### flow/run.sh
#!/bin/bash
# the make line also repeats each setting of config.mk as NAME=value (left out here)
make -C /OpenROAD-flow-scripts/flow DESIGN_CONFIG=/design/flow/config.mk WORK_HOME=/design/flow/orfs CLKGATE_MAP_FILE= finish
### flow/config.mk
export PLATFORM = sky130hd
export DESIGN_NAME = multiplier_logic
export DESIGN_NICKNAME = multiplier_logic
export VERILOG_FILES = /design/flow/design.v
export SDC_FILE = /design/flow/constraint.sdc
export NUM_CORES = 4
export LEC_CHECK = 0
export ABC_AREA = 1
export CAP_MARGIN = 15
export CORE_MARGIN = 2
export CORE_UTILIZATION = 72
export CTS_CLUSTER_DIAMETER = 275
export CTS_CLUSTER_SIZE = 39
export SETUP_SLACK_MARGIN = 0.39
export SLEW_MARGIN = 20
### flow/constraint.sdc
create_clock -name core_clock -period 2.15 [get_ports {clk}]
set_input_delay 0.4300 -clock core_clock [delete_from_list [all_inputs] [get_ports {clk}]]
set_output_delay 0.4300 -clock core_clock [all_outputs]
set_load 0.01 [all_outputs]
### flow/design.v
module multiplier_logic (
    input  wire        clk,
    input  wire        rst_n,
    input  wire [15:0] a,
    input  wire [15:0] b,
    output reg  [31:0] y
);
     reg[15:0] a_r1,a_r2,a_r3;
     reg[15:0] b_r1,b_r2,b_r3;
    wire [31:0] pp [0:15];
    assign pp[0] = b[0] ? (a << 0) : 32'd0;
    assign pp[1] = b[1] ? (a << 1) : 32'd0;
    assign pp[2] = b[2] ? (a << 2) : 32'd0;
    assign pp[3] = b[3] ? (a << 3) : 32'd0;
    assign pp[4] = b[4] ? (a << 4) : 32'd0;
    assign pp[5] = b[5] ? (a << 5) : 32'd0;
    assign pp[6] = b[6] ? (a << 6) : 32'd0;
    assign pp[7] = b[7] ? (a << 7) : 32'd0;
	 assign pp[8] = b[8] ? (a << 8) : 32'd0;
    assign pp[9] = b[9] ? (a << 9) : 32'd0;
    assign pp[10] = b[10] ? (a << 10) : 32'd0;
    assign pp[11] = b[11] ? (a << 11) : 32'd0;
    assign pp[12] = b[12] ? (a << 12) : 32'd0;
	 assign pp[13] = b[13] ? (a << 13) : 32'd0;
    assign pp[14] = b[14] ? (a << 14) : 32'd0;
    assign pp[15] = b[15] ? (a << 15) : 32'd0;
	 reg [31:0] s1_0, s1_1, s1_2, s1_3, s1_4, s1_5, s1_6, s1_7;
    reg [31:0] s2_0, s2_1, s2_2, s2_3;
    reg [31:0] s3_0, s3_1;
    reg [31:0] s4;
    always @(posedge clk) begin
        if (!rst_n) begin
		  a_r1 <= 32'd0;a_r2 <= 32'd0;a_r3<= 32'd0;
		  b_r1 <= 32'd0;b_r2 <= 32'd0;b_r3<= 32'd0;
		      s1_0 <= 32'd0;
				s1_1 <= 32'd0;
				s1_2 <= 32'd0;
				s1_3 <= 32'd0;
				s1_4 <= 32'd0;
				s1_5 <= 32'd0;
				s1_6 <= 32'd0;
				s1_7 <= 32'd0;
				s2_0 <= 32'd0;
				s2_1 <= 32'd0;
				s2_2 <= 32'd0;
				s2_3 <= 32'd0;
				s3_0 <= 32'd0;
				s3_1 <= 32'd0;
            y  <= 32'd0;
            s4 <= 32'd0;
        end else begin
		     a_r1<=a;
           a_r2<=a_r1; 
           a_r3<=a_r2; 
			  b_r1<=b;
			  b_r2<=b_r1;
			  b_r3<=b_r2;
            s1_0 <= pp[0] + pp[1];
            s1_1 <= pp[2] + pp[3];
            s1_2 <= pp[4] + pp[5];
            s1_3 <= pp[6] + pp[7];
            s1_4 <= pp[8] + pp[9];
            s1_5 <= pp[10] + pp[11];
            s1_6 <= pp[12] + pp[13];
            s1_7 <= pp[14] + pp[15];
            s2_0 <= s1_0 + s1_1;
            s2_1 <= s1_2 + s1_3;
            s2_2 <= s1_4 + s1_5;
            s2_3 <= s1_6 + s1_7;
				s3_0  <= s2_0 + s2_1;
				s3_1  <= s2_2 + s2_3;
				s4    <= s3_0 + s3_1; 
            y  <= s4;
        end
    end
endmodule
==> results.sh, run 1 <==
# yosys + openroad results
export IMPL_synthDistinctLibCells=36
export IMPL_synthTopCellsByArea="dfxtp_1, nand2_1, ha_1"
export IMPL_cts_made_buffers=12
export IMPL_fp_dieH_um=187.2
export IMPL_netlist_area_um2=24160
export IMPL_fp_util_pct=72.59
export IMPL_synth_stat_cells=3901
export IMPL_gp_congestion=1.066
export IMPL_syn_inst=3901
export IMPL_ys_sh_adder_pct=13.47
export IMPL_async_flop_share_pct=0
export IMPL_edf_count=0
export IMPL_yosys_warnings=1
export IMPL_portBuffers=65
export IMPL_root_buffer="clkbuf_16"
export IMPL_yosys_area_top_type="dfxtp_1"
export IMPL_logic_family="simple AND/OR/NAND/NOR gates"
export IMPL_synth_top_area_share_pct=28.26
export IMPL_grt_ovfl_total=114
export IMPL_coreArea_um2=33280
export IMPL_synth_nets=4186
export IMPL_synth_chip_area_um2=24160
export IMPL_mux_share_pct=0
export IMPL_die_area_um2=35030
export IMPL_cts_sinks=341
export IMPL_error="[ERROR GRT-0232] Routing congestion too high. Check the congestion heatmap in the GUI."
export IMPL_status="did not finish"
export IMPL_clockBufferDepth=3
export IMPL_placed_area_um2=28830
export IMPL_top_cell="nand2_1"
export IMPL_htree_levels=1
export IMPL_syn_avg_cell_area_um2=6.192
export IMPL_rows=67
export IMPL_dpl_hpwl_mm=56.39
export IMPL_ys_sh_aoi_pct=13.83
export IMPL_die_x_um=187.2
export IMPL_synth_simple_area_share_pct=32.48
export IMPL_grt_total_usage_pct=79.02
export IMPL_ys_ff=341
export IMPL_num_io_pins=66
export IMPL_haltStage="5_1_grt"
export IMPL_top_cells_by_count="nand2_1, inv_1, nor2_1"
export IMPL_dp_slack_ns=-0.4179
export IMPL_synth_xor_area_share_pct=0.1813
export IMPL_ys_flop_type="dfxtp_1"
export IMPL_synth_seq_share_pct=28.26
==> what timing repair did <==
item                       4_1_cts
buffers inserted                12
gates resized                  167
cloned                          17
hold buffers                     0
setup endpoints to repair      179
pin swaps                       19
==> layer usage <==
metal  track usage (%)  overflow
met5             27.88         0
met1             79.37         1
met3             61.35         0
met4             81.99        50
met2             95.98        63
==> per-stage QoR <==
step                      instances  hold WS (ns)
after floorplan                3901        0.3905
after global placement         4551        0.3918
after detailed placement       4551        0.3974
after CTS                      4594        0.2586
==> inputs of run 2 (changes only) <==
- ABC_AREA: 1 -> unset
- CAP_MARGIN: 15 -> 20
- CORE_UTILIZATION: 72 -> 66
- CTS_CLUSTER_DIAMETER: 275 -> unset
- CTS_CLUSTER_SIZE: 39 -> unset
- SETUP_SLACK_MARGIN: 0.39 -> unset
- clock period: 2.15 -> 3.09 ns (I/O delays scaled with it)
==> run 2 against run 1 <==
Compared with the run above:
- now clean on timing, DRC and antenna
- synthesized cell count down 37%
- die size down 5.0%
- area after synthesis down 13%
==> results.sh, run 2 <==
# yosys + openroad results
export IMPL_path_class="input port to register"
export IMPL_cts_sinks=341
export IMPL_mux_share_pct=0.6190
export IMPL_htree_levels=2
export IMPL_num_io_pins=66
export IMPL_maxCapViolCount=0
export IMPL_hp_class="register to register"
export IMPL_synth_seq_share_pct=32.48
export IMPL_power_share_clock_pct=35.7
export IMPL_num_vias=18633
export IMPL_tool_warnings=29
export IMPL_crit_path_start="a[0]"
export IMPL_stdcell_count=3143
export IMPL_fp_util_pct=66.79
export IMPL_top_cells_by_count="dfxtp_1, and2_1, nor2_1"
export IMPL_ys_flop_type="dfxtp_1"
export IMPL_r2r_slack_ns=0.46
export IMPL_fp_dieH_um=182.5
export IMPL_worst_setup_path_end_kind="register"
export IMPL_synth_simple_area_share_pct=23.55
export IMPL_n_fill_cell=2155
export IMPL_yosys_warnings=1
export IMPL_root_buffer="clkbuf_16"
export IMPL_power_leader="registers"
export IMPL_skew_ns=0.02001
export IMPL_reg2reg_from="s1_0[2]"
export IMPL_gp_congestion=0.9204
export IMPL_power_leakage_uw=0.01158
export IMPL_reg2reg_depth=10
export IMPL_finalClockPeriodUsage_pct=98.00
export IMPL_hold_violations=0
export IMPL_antenna_found_initial=1
export IMPL_worst_path_max_fanout=9
export IMPL_async_flop_share_pct=0
export IMPL_critPathArrivalTime_ns=3.44
export IMPL_syn_inst=2475
export IMPL_yosys_area_top_type="dfxtp_1"
export IMPL_clk_power_uw=4490
export IMPL_drt_iter0_drc=1302
export IMPL_grt_ovfl_total=0
export IMPL_combPwrFrac_pct=24.3
export IMPL_grt_total_usage_pct=32.78
export IMPL_holdWs_ns=0.4300
export IMPL_cts_made_buffers=37
export IMPL_p_comb_uw=3050
export IMPL_finalPower_uw=12560
export IMPL_grt_pass1_wl_mm=89.36
export IMPL_fin_area_um2=25040
export IMPL_cts_reportedPaths_clkPinSlew_ns=0.06
export IMPL_slew_viol_final=0
export IMPL_tightest_slew_ns=0.5576
export IMPL_sw_frac_of_total_pct=29.37
export IMPL_syn_avg_cell_area_um2=8.493
export IMPL_edf_count=0
export IMPL_final_antenna_net_count=0
export IMPL_rsz0062_at_grt="yes"
export IMPL_max_freq_mhz=330.2
export IMPL_ys_sh_adder_pct=15.48
export IMPL_dpl_hpwl_mm=40.38
export IMPL_area_delta_synth_final_pct=19.13
export IMPL_ys_ff=341
export IMPL_antenna_cells=0
export IMPL_synth_top_area_share_pct=32.48
export IMPL_critPathSlowestCell="fa_1"
export IMPL_die_area_um2=33290
export IMPL_hold_end="s2_0[1]"
export IMPL_coreArea_um2=31470
export IMPL_portBuffers=65
export IMPL_peakVddDrop_mv=0.3801
export IMPL_wirelength_mm=55.04
export IMPL_synth_xor_area_share_pct=7.208
export IMPL_worst_path_largest_cell_delay_ns=0.42
export IMPL_synth_nets=2760
export IMPL_synthTopCellsByArea="dfxtp_1, ha_1, and2_1"
export IMPL_final_core_util_pct=79.56
export IMPL_dp_cells=3073
export IMPL_cp_required_ns=3.50
export IMPL_ys_sh_aoi_pct=17.98
export IMPL_clockBufferDepth=3
export IMPL_cp_num_cells=13
export IMPL_ctsHoldBuffers=0
export IMPL_final_comb_area_um2=13740
export IMPL_synth_chip_area_um2=21020
export IMPL_die_x_um=182.5
export IMPL_seqCellArea_um2=6827
export IMPL_status="no timing/DRC/antenna violations"
export IMPL_critPathTopFamily="AND-OR/OR-AND gates"
export IMPL_max_slew_margin_pct=62.51
export IMPL_setup_violations=0
export IMPL_p_seq_share_pct=40.0
export IMPL_logic_family="simple AND/OR/NAND/NOR gates"
export IMPL_netlist_area_um2=21020
export IMPL_synth_stat_cells=2475
export IMPL_fin_crit_ns=3.028
export IMPL_grt_pass1_vias=18334
export IMPL_critPathBufInv=3
export IMPL_cp_start_kind="input port"
export IMPL_synthDistinctLibCells=76
export IMPL_top_cell="dfxtp_1"
export IMPL_min_from="s1_0[1]"
export IMPL_dr_pass1_iters=5
export IMPL_hold_depth=1
export IMPL_r2r_end="s2_0[16]"
export IMPL_p_int_uw=8872
export IMPL_placed_area_um2=23640
export IMPL_crit_end="s1_1[17]"
export IMPL_crit_chain="clkdlybuf4s50_1, buf_6, buf_4, and2_1, ha_1, fa_1, a211oi_2, o211ai_1, a221oi_2, a22o_1, o21ai_0, xnor2_1, nor2_1"
export IMPL_wl_per_cell_um=17.51
export IMPL_cts_tree="built"
export IMPL_p_seq_uw=5020
export IMPL_grt_max_degree=68
export IMPL_p_sw_uw=3689
export IMPL_power_density_nw_per_um2=501.6
export IMPL_insertion_delay_ns=0.53
export IMPL_rows=65
export IMPL_viasPerCell=5.928
export IMPL_num_nets_final=2998
export IMPL_route_detailed_drc=0
## run 2: timing repair
action                                  in CTS  in global routing
setup buffers                                0                  3
resized                                      7                 20
endpoints found under the hold margin        0                  0
endpoints found under the setup margin       9                 20
cloned                                       0                  0
pin swaps                                    1                 10
## run 2: through the flow
stage	setup WS, ns	setup TNS, ns
after floorplan	0.07145	0
after global placement	-0.5297	-15.93
after detailed placement	-0.6583	-21.21
after CTS	0.01282	0
after global routing	-0.05832	-0.2416
final	0.06165	0
## run 2: final cells by class
type | instances | share of cell area [%]
well taps | 402 | 2.009
repair buffers | 275 | 9.769
multi-input cells | 1988 | 54.88
clock inverters | 18 | 0.8095
flip-flops and latches | 341 | 27.26
inverters | 70 | 1.069
clock buffers | 49 | 4.202
## run 2: metal layers
layer	GRT usage, %	wire (um)
met5	0	0
met4	12.16	2001
met3	3.492	3019
met2	59.32	26740
met1	40.12	23280
==> inputs of run 3 (changes only) <==
- ABC_AREA: unset -> 1
- CELL_PAD_IN_SITES_DETAIL_PLACEMENT: unset -> 0
- CORE_ASPECT_RATIO: unset -> 0.54
- CORE_MARGIN: 2 -> 10
- CORE_UTILIZATION: 66 -> 40
- GPL_ROUTABILITY_DRIVEN: unset -> 1
- GPL_TIMING_DRIVEN: unset -> 0
- MAX_ROUTING_LAYER: unset -> met4
- MIN_ROUTING_LAYER: unset -> met2
- PLACE_DENSITY: unset -> 0.81
- SETUP_SLACK_MARGIN: unset -> 0.26
- SLEW_MARGIN: 20 -> 15
- TNS_END_PERCENT: unset -> 45
- clock period: 3.09 -> 3.66 ns (I/O delays scaled with it)
==> run 3 against run 2 <==
Compared with the run above:
- area after synthesis up 15%
- non-clock buffer count down 143
- setup slack better by 0.33 ns
- via count up 89%
- power down 12%
- die size up 110%
- critical path depth unchanged
- first-iteration DRC count rose to 6.2 times the previous value
- flip-flop count unchanged
- cell count up 54%
- clock skew up 0.030 ns
- synthesized cell count up 58%
- largest power group unchanged
- highest routed layer unchanged
==> results.sh, run 3 <==
# yosys + openroad results
export IMPL_power_share_clock_pct=36.7
export IMPL_reg2reg_from="s2_0[18]"
export IMPL_dr_pass1_iters=17
export IMPL_cp_required_ns=4.16
export IMPL_async_flop_share_pct=0
export IMPL_wl_per_cell_um=19.08
export IMPL_rsz0062_at_grt="yes"
export IMPL_yosys_warnings=1
export IMPL_ys_sh_adder_pct=13.47
export IMPL_synth_chip_area_um2=24160
export IMPL_power_density_nw_per_um2=413.1
export IMPL_grt_ovfl_total=0
export IMPL_die_area_um2=71090
export IMPL_max_freq_mhz=306.1
export IMPL_fin_crit_ns=3.267
export IMPL_cp_num_cells=13
export IMPL_grt_max_degree=17
export IMPL_p_sw_uw=3968
export IMPL_synthTopCellsByArea="dfxtp_1, nand2_1, ha_1"
export IMPL_path_class="input port to register"
export IMPL_power_leader="registers"
export IMPL_finalClockPeriodUsage_pct=89.26
export IMPL_synth_simple_area_share_pct=32.48
export IMPL_portBuffers=32
export IMPL_tightest_slew_ns=1.132
export IMPL_p_int_uw=7095
export IMPL_cts_sinks=341
export IMPL_min_from="s4[9]"
export IMPL_maxCapViolCount=0
export IMPL_netlist_area_um2=24160
export IMPL_crit_end="s1_2[19]"
export IMPL_gp_congestion=1.105
export IMPL_syn_avg_cell_area_um2=6.192
export IMPL_fin_setup_tns_ns=0
export IMPL_num_nets_final=4255
export IMPL_cts_tree="built"
export IMPL_edf_count=0
export IMPL_p_comb_uw=2800
export IMPL_sw_frac_of_total_pct=35.87
export IMPL_num_vias=35170
export IMPL_clk_power_uw=4050
export IMPL_r2r_slack_ns=1.01
export IMPL_synthDistinctLibCells=36
export IMPL_die_x_um=354.4
export IMPL_rows=66
export IMPL_slew_viol_final=0
export IMPL_grt_pass1_vias=36372
export IMPL_root_buffer="clkbuf_16"
export IMPL_htree_levels=2
export IMPL_worst_setup_path_end_kind="register"
export IMPL_synth_top_area_share_pct=28.26
export IMPL_viasPerCell=7.279
export IMPL_cts_made_buffers=35
export IMPL_critPathBufInv=3
export IMPL_top_cells_by_count="nand2_1, inv_1, nor2_1"
export IMPL_p_seq_uw=4210
export IMPL_final_antenna_net_count=0
export IMPL_fp_util_pct=40.29
export IMPL_ys_ff=341
export IMPL_antenna_found_initial=0
export IMPL_grt_pass1_wl_mm=143.5
export IMPL_synth_nets=4186
export IMPL_hold_end="y[9]"
export IMPL_power_leakage_uw=0.01504
export IMPL_synth_stat_cells=3901
export IMPL_combPwrFrac_pct=25.3
export IMPL_critPathSlowestCell="clkbuf_1"
export IMPL_dpl_hpwl_mm=63.89
export IMPL_n_fill_cell=6280
export IMPL_max_slew_margin_pct=24.52
export IMPL_fp_dieH_um=200.6
export IMPL_dp_slack_ns=-0.01354
export IMPL_drt_iter0_drc=8023
export IMPL_syn_inst=3901
export IMPL_status="no timing/DRC/antenna violations"
export IMPL_crit_chain="clkbuf_1, clkbuf_1, nand2_1, inv_1, ha_1, fa_1, nand3_1, nand3_1, nand3_1, nand2_1, nand2_1, a21oi_1, nor2_1"
export IMPL_skew_ns=0.05030
export IMPL_route_detailed_drc=0
export IMPL_mux_share_pct=0
export IMPL_ys_flop_type="dfxtp_1"
export IMPL_clockBufferDepth=3
export IMPL_area_delta_synth_final_pct=10.86
export IMPL_critPathArrivalTime_ns=3.76
export IMPL_worst_path_largest_cell_delay_ns=0.64
export IMPL_cp_start_kind="input port"
export IMPL_synth_xor_area_share_pct=0.1813
export IMPL_peakVddDrop_mv=0.2804
export IMPL_insertion_delay_ns=0.62
export IMPL_wirelength_mm=92.18
export IMPL_reg2reg_depth=8
export IMPL_grt_total_usage_pct=41.59
export IMPL_r2r_end="s3_0[23]"
export IMPL_hp_class="register to register"
export IMPL_top_cell="nand2_1"
export IMPL_setup_violations=0
export IMPL_crit_path_start="b[5]"
export IMPL_cts_reportedPaths_clkPinSlew_ns=0.07
export IMPL_hold_violations=0
export IMPL_synth_seq_share_pct=28.26
export IMPL_critPathTopFamily="buffers and inverters"
export IMPL_tool_warnings=27
export IMPL_yosys_area_top_type="dfxtp_1"
export IMPL_num_io_pins=66
export IMPL_p_seq_share_pct=38.1
export IMPL_seqCellArea_um2=6827
export IMPL_worst_path_max_fanout=10
export IMPL_layout_setup_ws_ns=0.3930
export IMPL_hold_depth=2
export IMPL_logic_family="simple AND/OR/NAND/NOR gates"
export IMPL_coreArea_um2=59950
export IMPL_final_comb_area_um2=14480
export IMPL_ctsHoldBuffers=0
export IMPL_ys_sh_aoi_pct=13.83
## run 3: layer usage
layer	vias to the layer above	GRT usage (%)	wire (um)
li1	12345	-	-
met2	9020	40.10	36180
met4	0	13.09	11840
met3	1427	60.93	44170
met5	-	-	0
met1	12378	-	0
## run 3: final cells by class
class / count / area share [%]
Multi-Input combinational cell: 2809 / 54.08
Antenna cell: 22 / 0.2056
Clock buffer: 45 / 3.719
Timing Repair Buffer: 32 / 1.196
Buffer: 100 / 1.556
Sequential cell: 341 / 25.49
Inverter: 651 / 9.125
Clock inverter: 16 / 0.8130
Tap cell: 816 / 3.813
## run 3: metrics by stage
stage	hold WS, ns	total power (uW)	utilization (%)	instances	instance area, um2
floorplan	0.3905	5997	-	3901	24160
global placement	0.3964	6744	42.53	4749	25500
detailed placement	0.3953	6773	42.53	4749	25500
CTS	0.4071	10640	44.56	4810	26710
global route	0.4151	11490	44.58	4810	26720
finish	0.4066	11060	44.67	4832	26780
## run 3: repair_timing
action / CTS / global route
resized: 0 / 9
setup buffers: 0 / 0
endpoints found under the setup margin: 0 / 24
==> inputs of run 4 (changes only) <==
- CELL_PAD_IN_SITES_DETAIL_PLACEMENT: 0 -> 1
- CORE_MARGIN: 10 -> 5
- GPL_ROUTABILITY_DRIVEN: 1 -> 0
- MIN_ROUTING_LAYER: met2 -> unset
- PLACE_DENSITY: 0.81 -> unset
- SETUP_SLACK_MARGIN: 0.26 -> unset
- SLEW_MARGIN: 15 -> 25
- clock period: 3.66 -> 4.5 ns (I/O delays scaled with it)
==> run 4 against run 3 <==
Compared with the run above:
- count of clock-buffer cells in the layout down 3
- clock power down 19%
- critical path depth up 1
- still clean on timing, DRC and antenna
- hold slack better by 0.0056 ns
- combinational power down 22%
- die size down 7.7%
- critical path type unchanged
- routed wire length down 2.2%
==> results.sh, run 4 <==
# yosys + openroad results
export IMPL_path_class="input port to register"
export IMPL_fin_setup_tns_ns=0
export IMPL_hold_end="s4[5]"
export IMPL_cp_num_cells=14
export IMPL_synthTopCellsByArea="dfxtp_1, nand2_1, ha_1"
export IMPL_clockBufferDepth=3
export IMPL_num_nets_final=4255
export IMPL_ys_ff=341
export IMPL_cp_start_kind="input port"
export IMPL_cts_setup_buffers=0
export IMPL_worst_setup_path_end_kind="register"
export IMPL_n_fill_cell=8160
export IMPL_dpl_hpwl_mm=71.52
export IMPL_syn_inst=3901
export IMPL_synthDistinctLibCells=36
export IMPL_htree_levels=2
export IMPL_synth_simple_area_share_pct=32.48
export IMPL_area_delta_synth_final_pct=10.82
export IMPL_grt_ovfl_total=0
export IMPL_hold_depth=2
export IMPL_clk_power_uw=3300
export IMPL_synth_top_area_share_pct=28.26
export IMPL_setup_violations=0
export IMPL_cts_made_buffers=35
export IMPL_synth_stat_cells=3901
export IMPL_fp_util_pct=40.29
export IMPL_cts_reportedPaths_clkPinSlew_ns=0.06
export IMPL_power_leader="registers"
export IMPL_layout_setup_ws_ns=1.186
export IMPL_holdWs_ns=0.4122
export IMPL_coreArea_um2=59950
export IMPL_p_comb_uw=2170
export IMPL_finalClockPeriodUsage_pct=73.64
export IMPL_yosys_area_top_type="dfxtp_1"
export IMPL_tool_warnings=26
export IMPL_insertion_delay_ns=0.58
export IMPL_fin_crit_ns=3.314
export IMPL_power_density_nw_per_um2=332.4
export IMPL_ys_flop_type="dfxtp_1"
export IMPL_sw_frac_of_total_pct=34.11
export IMPL_power_leakage_uw=0.01506
export IMPL_ys_sh_adder_pct=13.47
export IMPL_dr_pass1_iters=6
export IMPL_tightest_slew_ns=0.9715
export IMPL_grt_pass1_vias=25095
export IMPL_hp_class="register to register"
export IMPL_r2r_slack_ns=2.18
export IMPL_reg2reg_from="s1_0[2]"
export IMPL_cts_sinks=341
export IMPL_wl_per_cell_um=18.73
export IMPL_min_from="s3_0[5]"
export IMPL_critPathArrivalTime_ns=3.78
export IMPL_grt_pass1_wl_mm=140.2
export IMPL_route_detailed_drc=0
export IMPL_mux_share_pct=0
export IMPL_wirelength_mm=90.13
export IMPL_slew_viol_final=0
export IMPL_crit_end="s1_5[25]"
export IMPL_synth_xor_area_share_pct=0.1813
export IMPL_cp_required_ns=4.97
export IMPL_synth_seq_share_pct=28.26
export IMPL_final_core_util_pct=44.66
export IMPL_grt_max_degree=17
export IMPL_crit_path_start="a[1]"
export IMPL_maxCapViolCount=0
export IMPL_fp_dieH_um=190.6
export IMPL_portBuffers=32
export IMPL_top_cell="nand2_1"
export IMPL_worst_path_max_fanout=10
export IMPL_netlist_area_um2=24160
export IMPL_cts_tree="built"
export IMPL_p_seq_share_pct=38.5
export IMPL_skew_ns=0.04876
export IMPL_r2r_end="s2_0[18]"
export IMPL_ctsHoldBuffers=0
export IMPL_logic_family="simple AND/OR/NAND/NOR gates"
export IMPL_reg2reg_depth=10
export IMPL_max_slew_margin_pct=35.23
export IMPL_p_int_uw=5864
export IMPL_critPathTopFamily="simple AND/OR/NAND/NOR gates"
export IMPL_syn_avg_cell_area_um2=6.192
export IMPL_top_cells_by_count="nand2_1, inv_1, nor2_1"
export IMPL_crit_chain="clkbuf_1, clkbuf_1, nand2_1, inv_1, ha_1, fa_1, nand3_1, nand3_1, nand3_1, nand2_1, nand2_1, nand3_1, nand2_1, nor2_1"
export IMPL_num_vias=25482
export IMPL_synth_nets=4186
export IMPL_ys_sh_aoi_pct=13.83
export IMPL_die_area_um2=65640
export IMPL_hold_violations=0
export IMPL_post_cts_resized=0
export IMPL_antenna_found_initial=5
export IMPL_worst_path_largest_cell_delay_ns=0.63
export IMPL_status="no timing/DRC/antenna violations"
export IMPL_rsz0062_at_grt="no"
export IMPL_grt_total_usage_pct=27.86
export IMPL_critPathSlowestCell="clkbuf_1"
export IMPL_max_freq_mhz=301.8
export IMPL_combPwrFrac_pct=24.4
export IMPL_dp_slack_ns=0.6672
export IMPL_edf_count=0
export IMPL_p_seq_uw=3420
export IMPL_async_flop_share_pct=0
export IMPL_rows=66
export IMPL_drt_iter0_drc=2540
export IMPL_peakVddDrop_mv=0.2143
export IMPL_power_share_clock_pct=37.1
export IMPL_root_buffer="clkbuf_16"
export IMPL_viasPerCell=5.294
export IMPL_critPathBufInv=3
export IMPL_num_io_pins=66
export IMPL_p_sw_uw=3035
export IMPL_final_antenna_net_count=0
export IMPL_yosys_warnings=1
export IMPL_die_x_um=344.4
export IMPL_synth_chip_area_um2=24160
-- run 4: routing by layer --
metal	GRT usage [%]	vias to the layer above	part of all wire, %
met5	-	-	0
met4	5.526	0	2.1
met3	7.188	106	9.6
met2	39.16	860	39
met1	40.24	12100	49
li1	-	12416	-
-- run 4: area by class of cell --
type	instances	area (um2)	share of cell area (%)
multi-input cells	2809	14480	54.10
flip-flops and latches	341	6827	25.50
inverters	651	2444	9.127
well taps	816	1021	3.814
clock buffers	42	973.4	3.636
plain buffers	100	407.9	1.524
repair buffers	32	320.3	1.196
clock inverters	21	294.0	1.098
diodes	1	2.502	0.009347
-- run 4: stage by stage --
step | cells | cell area [um2] | power [uW]
after floorplan | 3901 | 24160 | 4877
after global placement | 4749 | 25500 | 5492
after detailed placement | 4749 | 25500 | 5580
after CTS | 4812 | 26770 | 8917
after global routing | 4813 | 26770 | 9345
final | 4813 | 26770 | 8900
==> inputs of run 5 (changes only) <==
- CELL_PAD_IN_SITES_DETAIL_PLACEMENT: 1 -> 0
- CORE_ASPECT_RATIO: 0.54 -> unset
- CORE_MARGIN: 5 -> 2
- CORE_UTILIZATION: 40 -> 72
- CTS_CLUSTER_DIAMETER: unset -> 211
- CTS_CLUSTER_SIZE: unset -> 15
- GPL_TIMING_DRIVEN: 0 -> unset
- MAX_ROUTING_LAYER: met4 -> unset
- MIN_ROUTING_LAYER: unset -> met1
- PLACE_DENSITY_LB_ADDON: unset -> 0.2
- SETUP_SLACK_MARGIN: unset -> 0.61
- SLEW_MARGIN: 25 -> 20
- TNS_END_PERCENT: 45 -> 75
- clock period: 4.5 -> 2.12 ns (I/O delays scaled with it)
==> run 5 against run 4 <==
Compared with the run above:
- the run now fails in 4_1_cts
- area after synthesis did not move
- die size fell by 47%
- synthesized cell count did not move
==> results.sh, run 5 <==
# yosys + openroad results
export IMPL_edf_count=0
export IMPL_synth_xor_area_share_pct=0.1813
export IMPL_async_flop_share_pct=0
export IMPL_error="[ERROR DPL-0033] detailed placement checks failed during check placement."
export IMPL_coreArea_um2=33280
export IMPL_mux_share_pct=0
export IMPL_fp_dieH_um=187.2
export IMPL_ys_sh_aoi_pct=13.83
export IMPL_ys_sh_adder_pct=13.47
export IMPL_syn_inst=3901
export IMPL_synthTopCellsByArea="dfxtp_1, nand2_1, ha_1"
export IMPL_dp_slack_ns=-0.5312
export IMPL_synth_chip_area_um2=24160
export IMPL_synth_seq_share_pct=28.26
export IMPL_die_area_um2=35030
export IMPL_synthDistinctLibCells=36
export IMPL_yosys_warnings=1
export IMPL_top_cell="nand2_1"
export IMPL_netlist_area_um2=24160
export IMPL_syn_avg_cell_area_um2=6.192
export IMPL_rows=67
export IMPL_synth_stat_cells=3901
export IMPL_yosys_area_top_type="dfxtp_1"
export IMPL_ys_flop_type="dfxtp_1"
export IMPL_num_io_pins=66
export IMPL_logic_family="simple AND/OR/NAND/NOR gates"
export IMPL_synth_top_area_share_pct=28.26
export IMPL_die_x_um=187.2
export IMPL_synth_nets=4186
export IMPL_top_cells_by_count="nand2_1, inv_1, nor2_1"
export IMPL_ys_ff=341
export IMPL_dpl_hpwl_mm=59.59
export IMPL_fp_util_pct=72.59
export IMPL_dp_cells=4586
export IMPL_portBuffers=65
export IMPL_status="did not finish"
export IMPL_haltStage="4_1_cts"
export IMPL_synth_simple_area_share_pct=32.48
[run 5: through the flow]
stage | power [uW] | cell area [um2]
floorplan | 10910 | 26630
detailed placement | 12680 | 29230
global placement | 12340 | 29230
==> inputs of run 6 (changes only) <==
- ABC_AREA: 1 -> unset
- CELL_PAD_IN_SITES_DETAIL_PLACEMENT: 0 -> unset
- CORE_UTILIZATION: 72 -> 40
- CTS_CLUSTER_DIAMETER: 211 -> unset
- CTS_CLUSTER_SIZE: 15 -> unset
- GPL_ROUTABILITY_DRIVEN: 0 -> unset
- MIN_ROUTING_LAYER: met1 -> unset
- PLACE_DENSITY_LB_ADDON: 0.2 -> unset
- SETUP_SLACK_MARGIN: 0.61 -> 0.81
- TNS_END_PERCENT: 75 -> unset
- clock period: 2.12 -> 3.82 ns (I/O delays scaled with it)
==> run 6 against run 5 <==
Compared with the run above:
- now clean on timing, DRC and antenna
- area after synthesis down 13%
- synthesized cell count down 37%
- die size up 55%
==> results.sh, run 6 <==
# yosys + openroad results
export IMPL_yosys_area_top_type="dfxtp_1"
export IMPL_ys_flop_type="dfxtp_1"
export IMPL_synth_seq_share_pct=32.48
export IMPL_dr_pass1_iters=5
export IMPL_antenna_found_initial=3
export IMPL_crit_chain="clkdlybuf4s50_1, buf_4, and2_1, ha_1, a21oi_2, nand2_1, a31oi_4, buf_4, buf_4, buf_4, buf_4, nor2_1, nor2_1, xor2_1, nor2_1"
export IMPL_path_class="input port to register"
export IMPL_p_comb_uw=2360
export IMPL_clockBufferDepth=3
export IMPL_synthDistinctLibCells=76
export IMPL_setup_violations=0
export IMPL_power_leader="registers"
export IMPL_cp_start_kind="input port"
export IMPL_top_cells_by_count="dfxtp_1, and2_1, nor2_1"
export IMPL_r2r_end="s2_3[30]"
export IMPL_ctsHoldBuffers=0
export IMPL_insertion_delay_ns=0.56
export IMPL_mux_share_pct=0.6190
export IMPL_num_io_pins=66
export IMPL_wl_per_cell_um=16.39
export IMPL_critPathSlowestCell="clkdlybuf4s50_1"
export IMPL_worst_path_max_fanout=16
export IMPL_syn_avg_cell_area_um2=8.493
export IMPL_critPathTopFamily="buffers and inverters"
export IMPL_crit_end="s1_6[23]"
export IMPL_clk_power_uw=3870
export IMPL_r2r_slack_ns=1.18
export IMPL_power_leakage_uw=0.01119
export IMPL_die_area_um2=54400
export IMPL_finalClockPeriodUsage_pct=76.43
export IMPL_cp_required_ns=4.22
export IMPL_max_slew_margin_pct=44.96
export IMPL_num_vias=17581
export IMPL_gp_congestion=0.8906
export IMPL_fin_setup_tns_ns=0
export IMPL_grt_total_usage_pct=20.14
export IMPL_hp_class="register to register"
export IMPL_critPathArrivalTime_ns=3.32
export IMPL_min_from="s4[3]"
export IMPL_synth_stat_cells=2475
export IMPL_synth_xor_area_share_pct=7.208
export IMPL_async_flop_share_pct=0
export IMPL_wirelength_mm=54.66
export IMPL_dp_cells=3254
export IMPL_synth_nets=2760
export IMPL_die_x_um=233.2
export IMPL_peakVddDrop_mv=0.2752
export IMPL_rows=84
export IMPL_portBuffers=65
export IMPL_synth_top_area_share_pct=32.48
export IMPL_dpl_hpwl_mm=40.77
export IMPL_power_density_nw_per_um2=415.0
export IMPL_root_buffer="clkbuf_16"
export IMPL_area_delta_synth_final_pct=17.86
export IMPL_fp_util_pct=40.24
export IMPL_hold_end="y[3]"
export IMPL_drt_iter0_drc=875
export IMPL_cp_common_cell="buf_4"
export IMPL_tightest_slew_ns=0.8256
export IMPL_stdcell_count=3335
export IMPL_crit_path_start="a[9]"
export IMPL_synthTopCellsByArea="dfxtp_1, ha_1, and2_1"
export IMPL_hold_violations=0
export IMPL_cts_made_buffers=39
export IMPL_worst_path_largest_cell_delay_ns=0.46
export IMPL_final_antenna_net_count=0
export IMPL_yosys_warnings=1
export IMPL_grt_max_degree=100
export IMPL_netlist_area_um2=21020
export IMPL_maxCapViolCount=0
export IMPL_synth_chip_area_um2=21020
export IMPL_worst_setup_path_end_kind="register"
export IMPL_status="no timing/DRC/antenna violations"
export IMPL_cp_num_cells=15
export IMPL_synth_simple_area_share_pct=23.55
export IMPL_skew_ns=0.02462
export IMPL_ys_ff=341
export IMPL_fp_dieH_um=233.2
export IMPL_reg2reg_depth=10
export IMPL_ys_sh_adder_pct=15.48
export IMPL_route_detailed_drc=0
export IMPL_max_freq_mhz=342.5
export IMPL_p_seq_share_pct=39.4
export IMPL_holdWs_ns=0.4257
export IMPL_hold_depth=1
export IMPL_logic_family="simple AND/OR/NAND/NOR gates"
export IMPL_rsz0062_at_grt="no"
export IMPL_grt_pass1_wl_mm=87.68
export IMPL_grt_ovfl_total=0
export IMPL_edf_count=0
export IMPL_p_int_uw=7325
export IMPL_syn_inst=2475
export IMPL_num_nets_final=2902
export IMPL_tool_warnings=27
export IMPL_power_share_clock_pct=37.6
export IMPL_cts_reportedPaths_clkPinSlew_ns=0.06
export IMPL_htree_levels=2
export IMPL_top_cell="dfxtp_1"
export IMPL_combPwrFrac_pct=23.0
export IMPL_fin_crit_ns=2.920
export IMPL_ys_sh_aoi_pct=17.98
export IMPL_p_sw_uw=2955
export IMPL_sw_frac_of_total_pct=28.74
export IMPL_coreArea_um2=52240
export IMPL_grt_pass1_vias=17083
export IMPL_cts_sinks=341
export IMPL_cts_tree="built"
export IMPL_slew_viol_final=0
export IMPL_p_seq_uw=4050
export IMPL_critPathBufInv=6
export IMPL_reg2reg_from="s1_6[14]"
export IMPL_viasPerCell=5.272
[run 6: layout make-up]
type                    count  area (um2)
repair buffers            177        1657
multi-input cells        1988       13810
flip-flops and latches    341        6827
well taps                 688       860.8
diodes                      1       2.502
clock inverters            22       292.8
clock buffers              48        1060
fillers                  5062       27460
inverters                  70       267.8
[run 6: through the flow]
step	util [%]	power, uW	setup slack (ns)	instance area, um2
finish	47.43	10280	0.9003	24770
global route	47.42	10860	0.8019	24770
CTS	47.05	10380	0.8254	24580
detailed placement	44.17	6425	0.01976	23070
global placement	44.17	6390	0.03668	23070
floorplan	-	5711	0.7492	21050
[run 6: routing by layer]
metal	part of all wire (%)	global-route usage [%]	wire, um
met1	45	24.92	24620
met2	45	34.10	24780
met3	4.6	2.942	2535
met4	5.0	9.972	2707
met5	0.024	0	13
[run 6: timing repair]
action                     in CTS  in global routing
gates resized                  18                 43
setup endpoints to repair      15                 38
setup buffers                   5                  2
cloned                          2                  1
pin swaps                       8                 14
==> inputs of run 7 (changes only) <==
- ABC_AREA: unset -> 1
- CORE_UTILIZATION: 40 -> 65
- CTS_CLUSTER_DIAMETER: unset -> 375
- CTS_CLUSTER_SIZE: unset -> 20
- SETUP_SLACK_MARGIN: 0.81 -> 0.39
- clock period: 3.82 -> 2.69 ns (I/O delays scaled with it)
==> run 7 against run 6 <==
Compared with the run above:
- largest power group unchanged
- combinational power is 53% higher
- via count is 42% higher
- sequential share of layout area is 2.3 points lower
- highest routed layer is now met4
- die size is 29% lower
- clock power is 19% lower
- still clean on timing, DRC and antenna
- setup slack worse by 0.44 ns
- design area is 9.2% higher
- cell count is 35% higher
- utilization is 26 points higher
- count of clock-buffer cells in the layout is 26 lower
==> results.sh, run 7 <==
# yosys + openroad results
export IMPL_sw_frac_of_total_pct=34.15
export IMPL_antenna_found_initial=0
export IMPL_use_met1_pct=43.74
export IMPL_tightest_slew_ns=0.5589
export IMPL_cts_made_buffers=21
export IMPL_coreArea_um2=36610
export IMPL_p_comb_uw=3610
export IMPL_syn_avg_cell_area_um2=6.192
export IMPL_synth_top_area_share_pct=28.26
export IMPL_die_area_um2=38720
export IMPL_worst_setup_path_end_kind="register"
export IMPL_min_from="b[4]"
export IMPL_num_vias=24880
export IMPL_top_cells_by_count="nand2_1, inv_1, nor2_1"
export IMPL_hold_depth=3
export IMPL_drt_iter0_drc=1855
export IMPL_p_seq_uw=5740
export IMPL_cp_common_cell="nand2_1"
export IMPL_synthDistinctLibCells=36
export IMPL_maxCapViolCount=0
export IMPL_cp_required_ns=3.17
export IMPL_power_share_clock_pct=25.1
export IMPL_die_x_um=196.8
export IMPL_critPathBufInv=4
export IMPL_mux_share_pct=0
export IMPL_power_density_nw_per_um2=461.8
export IMPL_slew_viol_final=0
export IMPL_worst_path_max_fanout=11
export IMPL_hp_class="input port to register"
export IMPL_finalPower_uw=12490
export IMPL_max_freq_mhz=448.2
export IMPL_gp_congestion=1.062
export IMPL_gr_usage_met3_pct=5.561
export IMPL_fp_dieH_um=196.8
export IMPL_ys_sh_adder_pct=13.47
export IMPL_edf_count=0
export IMPL_worst_path_largest_cell_delay_ns=0.52
export IMPL_cts_sinks=341
export IMPL_clk_power_uw=3140
export IMPL_cp_num_cells=15
export IMPL_synth_xor_area_share_pct=0.1813
export IMPL_syn_inst=3901
export IMPL_root_buffer="clkbuf_16"
export IMPL_viasPerCell=5.530
export IMPL_wl_per_cell_um=15.25
export IMPL_reg2reg_depth=10
export IMPL_crit_end="s1_2[16]"
export IMPL_rsz0062_at_grt="yes"
export IMPL_reg2reg_from="s1_4[10]"
export IMPL_max_slew_margin_pct=62.74
export IMPL_cts_reportedPaths_clkPinSlew_ns=0.08
export IMPL_ys_flop_type="dfxtp_1"
export IMPL_hold_end="s1_2[4]"
export IMPL_antenna_cells=0
export IMPL_crit_path_start="a[3]"
export IMPL_status="no timing/DRC/antenna violations"
export IMPL_globalRoute_busiestLayer="met2"
export IMPL_synthTopCellsByArea="dfxtp_1, nand2_1, ha_1"
export IMPL_ys_sh_aoi_pct=13.83
export IMPL_tool_warnings=31
export IMPL_final_antenna_net_count=0
export IMPL_fin_setup_tns_ns=0
export IMPL_combPwrFrac_pct=28.9
export IMPL_stdcell_count=4499
export IMPL_p_sw_uw=4265
export IMPL_fp_util_pct=65.98
export IMPL_ctsHoldBuffers=0
export IMPL_netlist_area_um2=24160
export IMPL_fin_crit_ns=2.231
export IMPL_grt_ovfl_total=0
export IMPL_synth_chip_area_um2=24160
export IMPL_r2r_end="s2_2[26]"
export IMPL_insertion_delay_ns=0.55
export IMPL_logic_family="simple AND/OR/NAND/NOR gates"
export IMPL_critPathTopFamily="buffers and inverters"
export IMPL_skew_ns=0.02420
export IMPL_async_flop_share_pct=0
export IMPL_cts_tree="built"
export IMPL_dp_cells=4475
export IMPL_setup_violations=0
export IMPL_yosys_warnings=1
export IMPL_grt_pass1_wl_mm=110.1
export IMPL_num_nets_final=4315
export IMPL_final_core_util_pct=73.88
export IMPL_synth_stat_cells=3901
export IMPL_yosys_area_top_type="dfxtp_1"
export IMPL_p_seq_share_pct=46.0
export IMPL_crit_chain="clkdlybuf4s50_1, buf_12, buf_4, nand2_1, inv_1, ha_2, a21oi_2, nand2_1, nand2_1, nand3_1, nand2_1, nand2_1, nand2_1, nand2_1, nor2_1"
export IMPL_portBuffers=65
export IMPL_power_leakage_uw=0.01558
export IMPL_dr_pass1_iters=8
export IMPL_synth_seq_share_pct=28.26
export IMPL_top_cell="nand2_1"
export IMPL_area_delta_synth_final_pct=11.96
export IMPL_synth_nets=4186
export IMPL_use_met2_pct=59.01
export IMPL_route_detailed_drc=0
export IMPL_finalClockPeriodUsage_pct=82.94
export IMPL_rows=70
export IMPL_grt_max_degree=120
export IMPL_r2r_slack_ns=0.54
export IMPL_critPathArrivalTime_ns=2.71
export IMPL_hold_violations=0
export IMPL_p_int_uw=8224
export IMPL_clockBufferDepth=3
export IMPL_ys_ff=341
export IMPL_critPathSlowestCell="clkdlybuf4s50_1"
export IMPL_wirelength_mm=68.62
export IMPL_power_leader="registers"
export IMPL_grt_pass1_vias=23010
export IMPL_peakVddDrop_mv=0.3220
export IMPL_grt_total_usage_pct=34.76
export IMPL_cp_start_kind="input port"
export IMPL_htree_levels=1
export IMPL_num_io_pins=66
export IMPL_path_class="input port to register"
export IMPL_synth_simple_area_share_pct=32.48
export IMPL_dpl_hpwl_mm=53.09
[run 7: stage by stage]
stage	cell area, um2	hold slack [ns]	worst slack (ns)
after global routing	27050	0.3962	0.2899
after CTS	26860	0.4129	0.4067
final	27050	0.3924	0.4589
after detailed placement	26300	0.3953	-0.2581
after global placement	26300	0.3914	-0.2480
after floorplan	24180	0.3905	0.3962
[run 7: layout make-up]
cell class                 count  area [um2]
multi-input combinational   2809       14650
fill                        3053        9563
sequential                   341        6827
inverter                     651        2444
timing repair buffer         206        1988
tap                          468       585.6
clock buffer                  22       529.3
clock inverter                 2       28.78
[run 7: timing repair]
| item | 4_1_cts | 5_1_grt |
|---|---|---|
| pin swaps | 0 | 2 |
| gates resized | 3 | 52 |
| setup endpoints to repair | 6 | 64 |
| setup buffers | 0 | 0 |
[run 7: per-layer routing]
metal / wire (um) / vias to the layer above
met2: 31120 / 1054
met1: 28610 / 11084
met4: 3204 / 0
met3: 5684 / 232
li1: - / 12510
met5: 0 / -
==> inputs of run 8 (changes only) <==
- CAP_MARGIN: 20 -> 30
- CELL_PAD_IN_SITES_DETAIL_PLACEMENT: unset -> 1
- CORE_ASPECT_RATIO: unset -> 1.44
- CORE_MARGIN: 2 -> 10
- CORE_UTILIZATION: 65 -> 59
- CTS_CLUSTER_DIAMETER: 375 -> 280
- CTS_CLUSTER_SIZE: 20 -> 85
- GPL_ROUTABILITY_DRIVEN: unset -> 0
- GPL_TIMING_DRIVEN: unset -> 1
- MAX_ROUTING_LAYER: unset -> met4
- MIN_ROUTING_LAYER: unset -> met1
- PLACE_DENSITY_LB_ADDON: unset -> 0.21
- SETUP_SLACK_MARGIN: 0.39 -> 0.19
- SLEW_MARGIN: 20 -> 30
- TNS_END_PERCENT: unset -> 45
- clock period: 2.69 -> 3.61 ns (I/O delays scaled with it)
==> run 8 against run 7 <==
Compared with the run above:
- the run now fails in 5_1_grt
- synthesized cell count did not move
- die size rose by 28%
- area after synthesis did not move
==> results.sh, run 8 <==
# yosys + openroad results
export IMPL_clockBufferDepth=3
export IMPL_dpl_hpwl_mm=80.29
export IMPL_cts_made_buffers=8
export IMPL_status="did not finish"
export IMPL_yosys_warnings=1
export IMPL_top_cells_by_count="nand2_1, inv_1, nor2_1"
export IMPL_async_flop_share_pct=0
export IMPL_htree_levels=1
export IMPL_rows=88
export IMPL_ys_sh_aoi_pct=13.83
export IMPL_synth_chip_area_um2=24160
export IMPL_root_buffer="clkbuf_16"
export IMPL_ys_sh_adder_pct=13.47
export IMPL_netlist_area_um2=24160
export IMPL_ys_ff=341
export IMPL_yosys_area_top_type="dfxtp_1"
export IMPL_synthTopCellsByArea="dfxtp_1, nand2_1, ha_1"
export IMPL_num_io_pins=66
export IMPL_synth_seq_share_pct=28.26
export IMPL_top_cell="nand2_1"
export IMPL_portBuffers=65
export IMPL_edf_count=0
export IMPL_synth_stat_cells=3901
export IMPL_die_x_um=188.6
export IMPL_haltStage="5_1_grt"
export IMPL_synth_nets=4186
export IMPL_ys_flop_type="dfxtp_1"
export IMPL_cts_setup_buffers=0
export IMPL_cts_sinks=341
export IMPL_placed_area_um2=25400
export IMPL_coreArea_um2=40300
export IMPL_synth_top_area_share_pct=28.26
export IMPL_synth_simple_area_share_pct=32.48
export IMPL_fp_dieH_um=262.8
export IMPL_ctsHoldBuffers=0
export IMPL_mux_share_pct=0
export IMPL_logic_family="simple AND/OR/NAND/NOR gates"
export IMPL_synthDistinctLibCells=36
export IMPL_syn_inst=3901
export IMPL_fp_util_pct=59.94
export IMPL_die_area_um2=49570
export IMPL_synth_xor_area_share_pct=0.1813
export IMPL_syn_avg_cell_area_um2=6.192
[run 8: timing repair]
item / 4_1_cts
pin swaps: 0
gates resized: 1
endpoints found under the setup margin: 2
[run 8: stage by stage]
step / hold slack (ns) / power (uW) / util (%) / setup WS (ns) / cells
3_5_place_dp: 0.4061 / 7107 / 63.02 / 0.04762 / 4443
3_3_place_gp: 0.3922 / 6738 / 63.02 / 0.4936 / 4443
2_1_floorplan: 0.3905 / 6080 / - / 1.097 / 3901
4_1_cts: 0.4498 / 9014 / 63.67 / 0.4566 / 4454
==> inputs of run 9 (changes only) <==
- ABC_AREA: 1 -> unset
- CAP_MARGIN: 30 -> 20
- CELL_PAD_IN_SITES_DETAIL_PLACEMENT: 1 -> unset
- CORE_ASPECT_RATIO: 1.44 -> unset
- CORE_MARGIN: 10 -> 2
- CORE_UTILIZATION: 59 -> 72
- CTS_CLUSTER_DIAMETER: 280 -> unset
- CTS_CLUSTER_SIZE: 85 -> 97
- GPL_ROUTABILITY_DRIVEN: 0 -> unset
- GPL_TIMING_DRIVEN: 1 -> unset
- MAX_ROUTING_LAYER: met4 -> unset
- MIN_ROUTING_LAYER: met1 -> unset
- PLACE_DENSITY_LB_ADDON: 0.21 -> unset
- SETUP_SLACK_MARGIN: 0.19 -> unset
- SLEW_MARGIN: 30 -> 20
- TNS_END_PERCENT: 45 -> unset
- clock period: 3.61 -> 3.07 ns (I/O delays scaled with it)
==> run 9 against run 8 <==
Compared with the run above:
- the layout now fails its checks (setup timing)
- area after synthesis down 13%
- synthesized cell count is 37% lower
- die size fell by 38%
==> results.sh, run 9 <==
# yosys + openroad results
export IMPL_hold_depth=1
export IMPL_cp_start_kind="input port"
export IMPL_p_seq_uw=5080
export IMPL_edf_count=0
export IMPL_cp_common_cell="buf_4"
export IMPL_cts_sinks=341
export IMPL_worst_setup_path_end_kind="register"
export IMPL_layout_setup_ws_ns=-0.03118
export IMPL_num_io_pins=66
export IMPL_power_leader="registers"
export IMPL_ys_sh_adder_pct=15.48
export IMPL_syn_avg_cell_area_um2=8.493
export IMPL_wirelength_mm=62.38
export IMPL_fin_area_um2=24890
export IMPL_r2r_slack_ns=0.20
export IMPL_dp_slack_ns=-0.6834
export IMPL_async_flop_share_pct=0
export IMPL_hp_class="register to register"
export IMPL_violations="setup timing"
export IMPL_tightest_slew_ns=0.6854
export IMPL_power_density_nw_per_um2=504.9
export IMPL_power_share_clock_pct=34.0
export IMPL_tool_warnings=28
export IMPL_portBuffers=65
export IMPL_gp_congestion=0.9511
export IMPL_ys_sh_aoi_pct=17.98
export IMPL_p_comb_uw=3200
export IMPL_dpl_hpwl_mm=42.15
export IMPL_worst_path_largest_cell_delay_ns=0.42
export IMPL_fin_crit_ns=3.101
export IMPL_syn_inst=2475
export IMPL_cts_reportedPaths_clkPinSlew_ns=0.07
export IMPL_slew_viol_final=0
export IMPL_top_cell="dfxtp_1"
export IMPL_peakVddDrop_mv=0.4177
export IMPL_drt_iter0_drc=2184
export IMPL_crit_end="s1_1[15]"
export IMPL_synth_xor_area_share_pct=7.208
export IMPL_cts_tree="built"
export IMPL_sw_frac_of_total_pct=30.86
export IMPL_viasPerCell=6.284
export IMPL_mux_share_pct=0.6190
export IMPL_skew_ns=0.01479
export IMPL_min_from="s4[8]"
export IMPL_placed_area_um2=23570
export IMPL_clk_power_uw=4280
export IMPL_grt_pass1_wl_mm=98.14
export IMPL_ys_ff=341
export IMPL_finalPower_uw=12570
export IMPL_cp_required_ns=3.49
export IMPL_area_delta_synth_final_pct=18.40
export IMPL_grt_ovfl_total=0
export IMPL_maxCapViolCount=0
export IMPL_p_seq_share_pct=40.5
export IMPL_die_area_um2=30580
export IMPL_hold_violations=0
export IMPL_crit_path_start="b[3]"
export IMPL_r2r_end="s3_0[25]"
export IMPL_ys_flop_type="dfxtp_1"
export IMPL_synthTopCellsByArea="dfxtp_1, ha_1, and2_1"
export IMPL_synth_simple_area_share_pct=23.55
export IMPL_root_buffer="clkbuf_16"
export IMPL_synth_chip_area_um2=21020
export IMPL_critPathSlowestCell="clkdlybuf4s50_1"
export IMPL_route_detailed_drc=0
export IMPL_critPathBufInv=5
export IMPL_die_x_um=174.9
export IMPL_combPwrFrac_pct=25.5
export IMPL_top_cells_by_count="dfxtp_1, and2_1, nor2_1"
export IMPL_yosys_warnings=1
export IMPL_synthDistinctLibCells=76
export IMPL_grt_pass1_vias=19517
export IMPL_insertion_delay_ns=0.54
export IMPL_p_sw_uw=3877
export IMPL_synth_nets=2760
export IMPL_reg2reg_depth=7
export IMPL_fp_util_pct=73.23
export IMPL_path_class="input port to register"
export IMPL_synth_top_area_share_pct=32.48
export IMPL_max_slew_margin_pct=54.19
export IMPL_antenna_found_initial=2
export IMPL_htree_levels=2
export IMPL_critPathArrivalTime_ns=3.52
export IMPL_max_freq_mhz=322.5
export IMPL_clockBufferDepth=3
export IMPL_yosys_area_top_type="dfxtp_1"
export IMPL_antenna_cells=0
export IMPL_num_vias=19650
export IMPL_finalClockPeriodUsage_pct=101.0
export IMPL_hold_end="y[8]"
export IMPL_synth_stat_cells=2475
export IMPL_grt_total_usage_pct=39.61
export IMPL_p_int_uw=8689
export IMPL_worst_path_max_fanout=15
export IMPL_fin_setup_tns_ns=-0.03118
export IMPL_setup_violations=1
export IMPL_logic_family="simple AND/OR/NAND/NOR gates"
export IMPL_grt_max_degree=94
export IMPL_netlist_area_um2=21020
export IMPL_power_leakage_uw=0.01151
export IMPL_dr_pass1_iters=7
export IMPL_critPathTopFamily="AND-OR/OR-AND gates"
export IMPL_cts_made_buffers=35
export IMPL_synth_seq_share_pct=32.48
export IMPL_ctsHoldBuffers=0
export IMPL_wl_per_cell_um=19.95
export IMPL_coreArea_um2=28700
export IMPL_status="complete, but fails checks"
export IMPL_fp_dieH_um=174.9
export IMPL_crit_chain="clkdlybuf4s50_1, buf_4, buf_4, and2_1, ha_1, a21oi_1, o211ai_1, a221oi_2, a22o_1, buf_4, buf_4, xor2_1, nor2_1"
export IMPL_reg2reg_from="s2_0[7]"
export IMPL_cp_num_cells=13
export IMPL_final_antenna_net_count=0
export IMPL_num_nets_final=3003
export IMPL_rows=62
-- run 9: what timing repair did --
item,4_1_cts,5_1_grt
gates cloned,0,0
setup buffers,0,6
pin swaps,2,14
gates resized,8,20
endpoints found under the setup margin,10,25
-- run 9: layer usage --
layer | GRT usage (%) | up-vias | part of all wire [%]
met5 | 0 | - | 0.022
met4 | 22.57 | 2 | 6.5
met3 | 7.050 | 314 | 7.8
met2 | 69.04 | 1067 | 47
met1 | 45.79 | 9148 | 38
li1 | - | 9119 | -
-- run 9: area by class of cell --
| class | count | area (um2) |
|---|---|---|
| sequential | 341 | 6827 |
| tap | 384 | 480.5 |
| clock buffer | 48 | 984.7 |
| inverter | 70 | 267.8 |
| fill | 1510 | 3815 |
| multi-input combinational | 1988 | 13740 |
| clock inverter | 14 | 167.7 |
| timing repair buffer | 282 | 2421 |
-- run 9: metrics by stage --
stage,util [%],cells,hold WS [ns]
2_1_floorplan,-,2475,0.4119
3_3_place_gp,82.13,3059,0.4131
3_5_place_dp,82.13,3059,0.4177
4_1_cts,86.26,3121,0.4265
5_1_grt,86.71,3127,0.4406
6_report,86.71,3127,0.4371
==> inputs of run 10 (changes only) <==
- ABC_AREA: unset -> 0
- CTS_CLUSTER_DIAMETER: unset -> 393
- CTS_CLUSTER_SIZE: 97 -> 99
- SETUP_SLACK_MARGIN: unset -> 0.08
- TNS_END_PERCENT: unset -> 10
- clock period: 3.07 -> 2.13 ns (I/O delays scaled with it)
==> run 10 against run 9 <==
Compared with the run above:
- the run now fails in 5_1_grt
- synthesized cell count stayed put
- die size unchanged
- area after synthesis stayed put
==> results.sh, run 10 <==
# yosys + openroad results
export IMPL_status="did not finish"
export IMPL_gp_congestion=0.9978
export IMPL_ys_sh_aoi_pct=17.98
export IMPL_top_cell="dfxtp_1"
export IMPL_logic_family="simple AND/OR/NAND/NOR gates"
export IMPL_synth_xor_area_share_pct=7.208
export IMPL_synth_stat_cells=2475
export IMPL_error="[ERROR GRT-0116] Global routing finished with congestion. Check the congestion regions in the DRC Viewer."
export IMPL_synthDistinctLibCells=76
export IMPL_mux_share_pct=0.6190
export IMPL_cts_sinks=341
export IMPL_grt_total_usage_pct=60.52
export IMPL_fp_util_pct=73.23
export IMPL_synth_top_area_share_pct=32.48
export IMPL_portBuffers=65
export IMPL_synth_chip_area_um2=21020
export IMPL_synth_seq_share_pct=32.48
export IMPL_die_x_um=174.9
export IMPL_cts_made_buffers=7
export IMPL_ys_sh_adder_pct=15.48
export IMPL_htree_levels=1
export IMPL_dp_slack_ns=-1.181
export IMPL_coreArea_um2=28700
export IMPL_synthTopCellsByArea="dfxtp_1, ha_1, and2_1"
export IMPL_ys_ff=341
export IMPL_fp_dieH_um=174.9
export IMPL_num_io_pins=66
export IMPL_rows=62
export IMPL_dp_cells=3311
export IMPL_dpl_hpwl_mm=47.45
export IMPL_yosys_area_top_type="dfxtp_1"
export IMPL_synth_nets=2760
export IMPL_root_buffer="clkbuf_16"
export IMPL_top_cells_by_count="dfxtp_1, and2_1, nor2_1"
export IMPL_netlist_area_um2=21020
export IMPL_syn_avg_cell_area_um2=8.493
export IMPL_ctsHoldBuffers=0
export IMPL_clockBufferDepth=3
export IMPL_die_area_um2=30580
export IMPL_ys_flop_type="dfxtp_1"
export IMPL_haltStage="5_1_grt"
export IMPL_edf_count=0
export IMPL_synth_simple_area_share_pct=23.55
export IMPL_async_flop_share_pct=0
export IMPL_grt_ovfl_total=3
export IMPL_syn_inst=2475
export IMPL_yosys_warnings=1
[run 10: metal layers]
metal	overflow	global-route usage, %
met4	3	61.32
met2	0	89.00
met3	0	29.87
met5	0	2.724
met1	0	60.74
[run 10: repair_timing]
item,in CTS
endpoints found under the setup margin,172
pin swaps,153
cloned,2
setup buffers,43
resized,307
endpoints found under the hold margin,0
[run 10: stage by stage]
stage / hold WS (ns) / TNS [ns] / cell area [um2] / power [uW]
2_1_floorplan: 0.4119 / -13.23 / 21340 / 10300
3_3_place_gp: 0.4129 / -84.22 / 25640 / 12060
3_5_place_dp: 0.4181 / -97.94 / 25640 / 12410
4_1_cts: 0.2101 / -5.970 / 27290 / 15120
==> inputs of run 11 (changes only) <==
- ABC_AREA: 0 -> 1
- CELL_PAD_IN_SITES_DETAIL_PLACEMENT: unset -> 0
- CORE_ASPECT_RATIO: unset -> 1.73
- CORE_MARGIN: 2 -> 10
- CORE_UTILIZATION: 72 -> 40
- CTS_CLUSTER_DIAMETER: 393 -> unset
- CTS_CLUSTER_SIZE: 99 -> unset
- GPL_ROUTABILITY_DRIVEN: unset -> 1
- GPL_TIMING_DRIVEN: unset -> 0
- MAX_ROUTING_LAYER: unset -> met4
- MIN_ROUTING_LAYER: unset -> met2
- PLACE_DENSITY: unset -> 0.81
- SLEW_MARGIN: 20 -> 15
- TNS_END_PERCENT: 10 -> 45
- clock period: 2.13 -> 3.66 ns (I/O delays scaled with it)
==> run 11 against run 10 <==
Compared with the run above:
- the run now finishes clean
- die size rose by 130%
- synthesized cell count rose by 58%
- area after synthesis rose by 15%
==> results.sh, run 11 <==
# yosys + openroad results
export IMPL_status="no timing/DRC/antenna violations"
export IMPL_yosys_area_top_type="dfxtp_1"
export IMPL_ctsHoldBuffers=0
export IMPL_cts_tree="built"
export IMPL_n_fill_cell=6360
export IMPL_rows=118
export IMPL_fp_dieH_um=343.2
export IMPL_path_class="input port to register"
export IMPL_mux_share_pct=0
export IMPL_ys_sh_aoi_pct=13.83
export IMPL_coreArea_um2=59790
export IMPL_grt_pass1_wl_mm=125.2
export IMPL_hold_end="y[14]"
export IMPL_combPwrFrac_pct=24.9
export IMPL_p_seq_uw=4200
export IMPL_power_share_clock_pct=35.5
export IMPL_synth_nets=4186
export IMPL_die_x_um=206.8
export IMPL_crit_chain="clkbuf_1, clkbuf_1, nand2_1, inv_1, ha_1, fa_1, nand3_1, nand3_1, nand3_1, nand3_1, nand2_1, a21oi_1"
export IMPL_critPathBufInv=3
export IMPL_top_cells_by_count="nand2_1, inv_1, nor2_1"
export IMPL_top_cell="nand2_1"
export IMPL_clk_power_uw=3770
export IMPL_max_slew_margin_pct=15.50
export IMPL_hp_class="register to register"
export IMPL_portBuffers=32
export IMPL_maxCapViolCount=0
export IMPL_sw_frac_of_total_pct=34.01
export IMPL_peakVddDrop_mv=0.3487
export IMPL_tool_warnings=26
export IMPL_antenna_found_initial=0
export IMPL_logic_family="simple AND/OR/NAND/NOR gates"
export IMPL_drt_iter0_drc=9048
export IMPL_cts_made_buffers=31
export IMPL_skew_ns=0.03265
export IMPL_synth_top_area_share_pct=28.26
export IMPL_synth_chip_area_um2=24160
export IMPL_viasPerCell=7.188
export IMPL_async_flop_share_pct=0
export IMPL_max_freq_mhz=290.4
export IMPL_grt_ovfl_total=0
export IMPL_synthDistinctLibCells=36
export IMPL_reg2reg_depth=5
export IMPL_synth_simple_area_share_pct=32.48
export IMPL_fin_setup_tns_ns=0
export IMPL_slew_viol_final=0
export IMPL_p_seq_share_pct=39.6
export IMPL_cts_setup_buffers=0
export IMPL_area_delta_synth_final_pct=10.28
export IMPL_synth_stat_cells=3901
export IMPL_worst_path_largest_cell_delay_ns=0.72
export IMPL_seqCellArea_um2=6827
export IMPL_critPathSlowestCell="clkbuf_1"
export IMPL_power_density_nw_per_um2=398.1
export IMPL_edf_count=0
export IMPL_cp_common_cell="nand3_1"
export IMPL_critPathTopFamily="buffers and inverters"
export IMPL_cp_required_ns=4.15
export IMPL_holdWs_ns=0.4111
export IMPL_die_area_um2=70990
export IMPL_wirelength_mm=82.77
export IMPL_cp_start_kind="input port"
export IMPL_worst_path_max_fanout=10
export IMPL_gp_congestion=1.076
export IMPL_ys_ff=341
export IMPL_hold_depth=2
export IMPL_post_cts_resized=0
export IMPL_crit_path_start="a[1]"
export IMPL_cp_num_cells=12
export IMPL_route_detailed_drc=0
export IMPL_wl_per_cell_um=17.31
export IMPL_crit_end="s1_7[31]"
export IMPL_reg2reg_from="s2_0[14]"
export IMPL_r2r_slack_ns=1.21
export IMPL_p_int_uw=6998
export IMPL_num_io_pins=66
export IMPL_final_antenna_net_count=0
export IMPL_syn_avg_cell_area_um2=6.192
export IMPL_ys_flop_type="dfxtp_1"
export IMPL_tightest_slew_ns=1.268
export IMPL_p_comb_uw=2640
export IMPL_grt_total_usage_pct=35.88
export IMPL_clockBufferDepth=3
export IMPL_dr_pass1_iters=12
export IMPL_synth_xor_area_share_pct=0.1813
export IMPL_synth_seq_share_pct=28.26
export IMPL_syn_inst=3901
export IMPL_root_buffer="clkbuf_16"
export IMPL_worst_setup_path_end_kind="register"
export IMPL_r2r_end="s3_0[25]"
export IMPL_power_leader="registers"
export IMPL_grt_pass1_vias=33135
export IMPL_hold_violations=0
export IMPL_rsz0062_at_grt="no"
export IMPL_num_nets_final=4251
export IMPL_final_comb_area_um2=14480
export IMPL_grt_max_degree=19
export IMPL_fin_crit_ns=3.444
export IMPL_critPathArrivalTime_ns=3.94
export IMPL_synthTopCellsByArea="dfxtp_1, nand2_1, ha_1"
export IMPL_power_leakage_uw=0.01499
export IMPL_netlist_area_um2=24160
export IMPL_cts_sinks=341
export IMPL_min_from="s4[14]"
export IMPL_dpl_hpwl_mm=63.10
export IMPL_finalClockPeriodUsage_pct=94.09
export IMPL_cts_reportedPaths_clkPinSlew_ns=0.07
export IMPL_num_vias=34368
export IMPL_p_sw_uw=3607
export IMPL_htree_levels=1
export IMPL_insertion_delay_ns=0.65
export IMPL_setup_violations=0
export IMPL_fp_util_pct=40.40
export IMPL_ys_sh_adder_pct=13.47
export IMPL_yosys_warnings=1
run 11: area by class of cell:
cell class | count | share of cell area [%]
antenna | 10 | 0.09394
buffer | 100 | 1.522
clock buffer | 38 | 3.123
clock inverter | 20 | 1.231
inverter | 651 | 9.173
multi-input combinational | 2809 | 54.37
sequential | 341 | 25.63
tap | 780 | 3.664
timing repair buffer | 32 | 1.202
run 11: per-stage QoR:
stage / setup slack [ns] / cells / power [uW] / cell area, um2 / utilization, %
4_1_cts: 0.5939 / 4771 / 10460 / 26610 / 44.51
6_report: 0.2163 / 4781 / 10600 / 26640 / 44.55
3_5_place_dp: -0.03538 / 4713 / 6752 / 25450 / 42.57
2_1_floorplan: 1.137 / 3901 / 5997 / 24160 / -
3_3_place_gp: -0.01993 / 4713 / 6732 / 25450 / 42.57
5_1_grt: 0.2606 / 4771 / 11060 / 26610 / 44.51
run 11: per-layer routing:
| layer | part of all wire (%) | global-route usage (%) | wire length, um | up-vias |
|---|---|---|---|---|
| li1 | - | - | - | 12327 |
| met1 | 0 | - | 0 | 12363 |
| met3 | 34 | 38.98 | 28310 | 1394 |
| met2 | 50 | 45.02 | 41660 | 8284 |
| met4 | 15 | 10.48 | 12800 | 0 |
| met5 | 0 | - | 0 | - |
Power and IR drop assume default switching activity.
